==> inputs of job 3403 <==
// AHB2CAN_top
module AHB2CAN_top
(
	input logic HCLK, HRESETn, HWRITE, HSEL,
	input logic [31:0] HADDR, HWDATA,
	input logic [1:0] HTRANS,
	input logic [2:0] HBURST, HSIZE,
	output logic [31:0] HRDATA,
	output logic HRESP, HREADYOUT,
	input logic rx_data,
	output logic tx_data
);
==> flow/config.mk <==
export PLATFORM = sky130hd
export DESIGN_NAME = AHB2CAN_top
export DESIGN_NICKNAME = AHB2CAN_top
export VERILOG_FILES = /design/flow/design.v
export SDC_FILE = /design/flow/constraint.sdc
export NUM_CORES = 4
export LEC_CHECK = 0
export CAP_MARGIN = 20
export CORE_MARGIN = 2
export CORE_UTILIZATION = 72
export CTS_CLUSTER_DIAMETER = 100
export CTS_CLUSTER_SIZE = 14
export PLACE_DENSITY_LB_ADDON = 0.29
export SETUP_SLACK_MARGIN = 0.69
export SLEW_MARGIN = 20
==> flow/constraint.sdc <==
create_clock -name core_clock -period 4.94 [get_ports {HCLK}]
set_input_delay 0.9880 -clock core_clock [delete_from_list [all_inputs] [get_ports {HCLK}]]
set_output_delay 0.9880 -clock core_clock [all_outputs]
set_load 0.01 [all_outputs]
run.sh (not shown) runs the stock make flow with config.mk's settings and CLKGATE_MAP_FILE=.
==> job 725 (differences from job 3403) <==
CORE_UTILIZATION = 40   (was 72)
CTS_CLUSTER_DIAMETER = not set   (was 100)
CTS_CLUSTER_SIZE = not set   (was 14)
PLACE_DENSITY_LB_ADDON = not set   (was 0.29)
SETUP_SLACK_MARGIN = not set   (was 0.69)
==> flow/constraint.sdc (replaced) <==
create_clock -name core_clock -period 5.11 [get_ports {HCLK}]
set_input_delay 1.0220 -clock core_clock [delete_from_list [all_inputs] [get_ports {HCLK}]]
set_output_delay 1.0220 -clock core_clock [all_outputs]
set_load 0.01 [all_outputs]
==> job 5504 (differences from job 3403) <==
CORE_UTILIZATION = 70   (was 72)
CTS_CLUSTER_SIZE = not set   (was 14)
PLACE_DENSITY_LB_ADDON = not set   (was 0.29)
==> job 1367 (differences from job 3403) <==
CORE_UTILIZATION = 40   (was 72)
CTS_CLUSTER_DIAMETER = not set   (was 100)
CTS_CLUSTER_SIZE = not set   (was 14)
MIN_ROUTING_LAYER = met2   (was not set)
PLACE_DENSITY_LB_ADDON = not set   (was 0.29)
SETUP_SLACK_MARGIN = 1.73   (was 0.69)
==> flow/constraint.sdc (replaced) <==
create_clock -name core_clock -period 10.0 [get_ports {HCLK}]
set_input_delay 2.0000 -clock core_clock [delete_from_list [all_inputs] [get_ports {HCLK}]]
set_output_delay 2.0000 -clock core_clock [all_outputs]
set_load 0.01 [all_outputs]
==> run summary <==
Status of the implementation.

- The run finished with no timing, DRC or antenna violations.
- Per report_power, the sequential group accounts for 47.2% of the total.
- The reported net switching power is 0.00284 W, for reference.
- Fill cells in the final layout number 7015.
- The top routing layer in use is met5, for reference.
- The total combinational power is 0.000250 W, for reference.
- After detailed routing, the met2 layer carries 43.6 mm of wire.
- On the critical path, the stage with the largest delay is an instance of dfxtp_1.
The numbers above come from job 725.

==> run summary <==
Status of the implementation.

- The power report puts the net switching power at 0.00273 W.
- The met2 routed wirelength is 43.3 mm, for reference.
- Looking at the clock tree report, the root buffer type is clkbuf_16.
- In this run, post-CTS repair resized a total of 75 instances.
- The number of antenna violations at the first check in global routing is 1.
- The top routing layer in use is met5, for reference.
- The run finished with no timing, DRC or antenna violations.
- Per the detail_route report, routed wire per instance is 25.0 um.
- Counting the fill cells in the layout gives 2554.
- The critical path data required time is 3.95 ns, for reference.
The numbers above come from job 5504.

==> run summary <==
Status of the implementation.

- The routed design uses 43.9 mm of met2 wire.
- Counting the fill cells in the layout gives 7019.
- The count of unresolved DRC violations after routing is 4, for reference.
- The flow ran to the end, but the layout failed its checks.
- The count of non-CTS buffers in the layout is 127, for reference.
- The cell at the slowest stage of the critical path is dfxtp_4, for reference.
- The total combinational power is 0.000129 W, for reference.
- The report lists the violated layout checks as DRC.
The numbers above come from job 1367.

==> run summary <==
Status of the implementation.

- The run finished, with violations left.
- The checks that failed: setup timing.
- The power report puts the net switching power at 0.00256 W.
- After layout, the worst setup slack is -0.109 ns.
- The cell at the slowest stage of the critical path is dfxtp_2, for reference.
- For this run, the final setup violation count is recorded as 1.
The numbers above come from job 3403.


* * *

==> run a <==
Starting RTL as in the previous note.
clock: 4.94 ns
lec_check: 0
cap_margin: 20
core_margin: 2
core_utilization: 72
cts_cluster_diameter: 100
cts_cluster_size: 14
hold_slack_margin: -0.08
place_density: 0.39
setup_slack_margin: 0.69
slew_margin: 20
==> inputs of run b, as changes to run a <==
--- a/flow/config.mk
+++ b/flow/config.mk
@@ -10,7 +10,6 @@
 export CORE_UTILIZATION = 72
-export CTS_CLUSTER_DIAMETER = 100
-export CTS_CLUSTER_SIZE = 14
-export HOLD_SLACK_MARGIN = -0.08
-export PLACE_DENSITY = 0.39
-export SETUP_SLACK_MARGIN = 0.69
+export CTS_CLUSTER_SIZE = 93
+export HOLD_SLACK_MARGIN = -0.07
+export PLACE_DENSITY = 0.35
+export SETUP_SLACK_MARGIN = 0.46
 export SLEW_MARGIN = 20
==> flow/constraint.sdc (replaced) <==
create_clock -name core_clock -period 1.72 [get_ports {HCLK}]
set_input_delay 0.3440 -clock core_clock [delete_from_list [all_inputs] [get_ports {HCLK}]]
set_output_delay 0.3440 -clock core_clock [all_outputs]
set_load 0.01 [all_outputs]
==> inputs of run c, as changes to run a <==
==> flow/config.mk (replaced) <==
export PLATFORM = sky130hd
export DESIGN_NAME = AHB2CAN_top
export DESIGN_NICKNAME = AHB2CAN_top
export VERILOG_FILES = /design/flow/design.v
export SDC_FILE = /design/flow/constraint.sdc
export NUM_CORES = 4
export LEC_CHECK = 0
export CAP_MARGIN = 20
export CORE_MARGIN = 2
export CORE_UTILIZATION = 40
export SLEW_MARGIN = 20
==> flow/constraint.sdc (replaced) <==
create_clock -name core_clock -period 10.0 [get_ports {HCLK}]
set_input_delay 2.0000 -clock core_clock [delete_from_list [all_inputs] [get_ports {HCLK}]]
set_output_delay 2.0000 -clock core_clock [all_outputs]
set_load 0.01 [all_outputs]
==> Table 3: Implementation characteristics <==
Physical design parameters

Parameter                              Value

Run status
  Status .................. did not finish
  Failing step .................. 5_1_grt
  Stop err .................. [ERROR GRT-0232] Routing congestion too high. Check the congestion heatmap in the GUI.

Placement
  Cell total after placement .................. 3520
  Weighted congestion at the end of routability-driven global placement .................. around 0.85

Global route
  Met3 global-route usage .................. 0.875
  Met2 Usage GRT .................. 1.32
  Final global-route overflow total .................. between 4000 and 5000

Clocking
  Clock H-tree levels .................. 3
  Quantity of gates resized following cts .................. roughly 330
  Post-CTS Hold Fix Bufs .................. 1

Floorplanning
  Horizontal die dimension .................. roughly 210 µm
  Area inside the core boundary .................. roughly 43000 µm²
# the run above: run b

==> Table 3: Implementation characteristics <==
Characteristics after synthesis and place and route

Parameter                              Value

Run status
  Status .................. timing/DRC/antenna clean

Clocking
  Quantity of gates resized following cts .................. about 50
  Post-CTS Hold Fix Bufs .................. 0
  Clock H-tree levels .................. 2

Placement
  Cell total after placement .................. 3211
  Weighted congestion at the end of routability-driven global placement .................. about 0.84

Floorplanning
  Horizontal die dimension .................. 212 µm
  Area inside the core boundary .................. between 40000 and 50000 µm²

Global route
  Met3 global-route usage .................. 0.0691
  Met2 Usage GRT .................. 0.657
  Final global-route overflow total .................. 0
# the run above: run a

==> Table 3: Implementation characteristics <==
Characteristics after synthesis and place and route

Parameter                              Value

Placement
  Weighted congestion at the end of routability-driven global placement .................. around 0.77
  Cell total after placement .................. around 3700

Global route
  Final global-route overflow total .................. 0
  Met2 Usage GRT .................. 0.363

Clocking
  Clock Pin Slew Worst Setup and Hold Paths .................. approximately 0.06 ns
  Quantity of gates resized following cts .................. 0

Floorplanning
  Horizontal die dimension .................. ~280 µm

Cells and area
  Total area of sequential cells .................. between 15000 and 20000 µm²

Run status
  Status .................. timing/DRC/antenna clean

Power and ir drop
  Power in the clock group .................. approximately 0.0031 W
# the run above: run c


* * *

==> inputs of v11 <==
Starting RTL as in the previous note.
clock: 7.31 ns
lec_check: 0
abc_area: 1
cap_margin: 20
cell_pad_in_sites_global_placement: 2
core_margin: 2
core_utilization: 19
cts_cluster_size: 44
gpl_routability_driven: 1
setup_slack_margin: -0.6
slew_margin: 15
tns_end_percent: 75
==> v24 (differences from v11) <==
- ABC_AREA: 1 -> default
- CELL_PAD_IN_SITES_GLOBAL_PLACEMENT: 2 -> default
- CORE_UTILIZATION: 19 -> 72
- CTS_CLUSTER_SIZE: 44 -> default
- GPL_ROUTABILITY_DRIVEN: 1 -> default
- PLACE_DENSITY: default -> 0.39
- SETUP_SLACK_MARGIN: -0.6 -> default
- SLEW_MARGIN: 15 -> 20
- TNS_END_PERCENT: 75 -> default
==> flow/constraint.sdc (replaced) <==
create_clock -name core_clock -period 4.94 [get_ports {HCLK}]
set_input_delay 0.9880 -clock core_clock [delete_from_list [all_inputs] [get_ports {HCLK}]]
set_output_delay 0.9880 -clock core_clock [all_outputs]
set_load 0.01 [all_outputs]
==> v21 (differences from v11) <==
- CELL_PAD_IN_SITES_GLOBAL_PLACEMENT: 2 -> default
- CORE_UTILIZATION: 19 -> 72
- CTS_CLUSTER_SIZE: 44 -> 97
- GPL_ROUTABILITY_DRIVEN: 1 -> default
- HOLD_SLACK_MARGIN: default -> 0.29
- PLACE_DENSITY: default -> 0.35
- SETUP_SLACK_MARGIN: -0.6 -> 0.46
- SLEW_MARGIN: 15 -> 20
- TNS_END_PERCENT: 75 -> default
==> flow/constraint.sdc (replaced) <==
create_clock -name core_clock -period 1.72 [get_ports {HCLK}]
set_input_delay 0.3440 -clock core_clock [delete_from_list [all_inputs] [get_ports {HCLK}]]
set_output_delay 0.3440 -clock core_clock [all_outputs]
set_load 0.01 [all_outputs]
==> comparison table <==
item	v11	v24	v21
Outcome	finished clean	finished clean	stopped before the end
Failing step	-	-	4_1_cts
Post-CTS setup repair buffer count	0	0	-
Nets in the synthesized netlist	6,839	2,912	6,839
Number of clock buffer instances in the layout	126	107	-
Antenna violations before repair	3	1	-
TritonCTS clock tree	done	done	-
Remaining max-slew budget at the tightest pin	23.6%	27.4%	-
Cell depth of the worst setup path	5	3	-
Reg2reg path depth	11	5	-
Count of antenna-violating nets left after detailed routing	0	0	-
Final worst setup slack	152 ps	28.9 ps	-
Non-filler cells, final	9,568	3,408	-
Area share of fa/ha/maj cells after synthesis	0.970%	1.33%	0.970%
Post-route core utilization	22.3%	81.3%	-
Met3 global-route usage	2.06%	5.95%	-
Power is estimated from default activity; no workload was simulated.
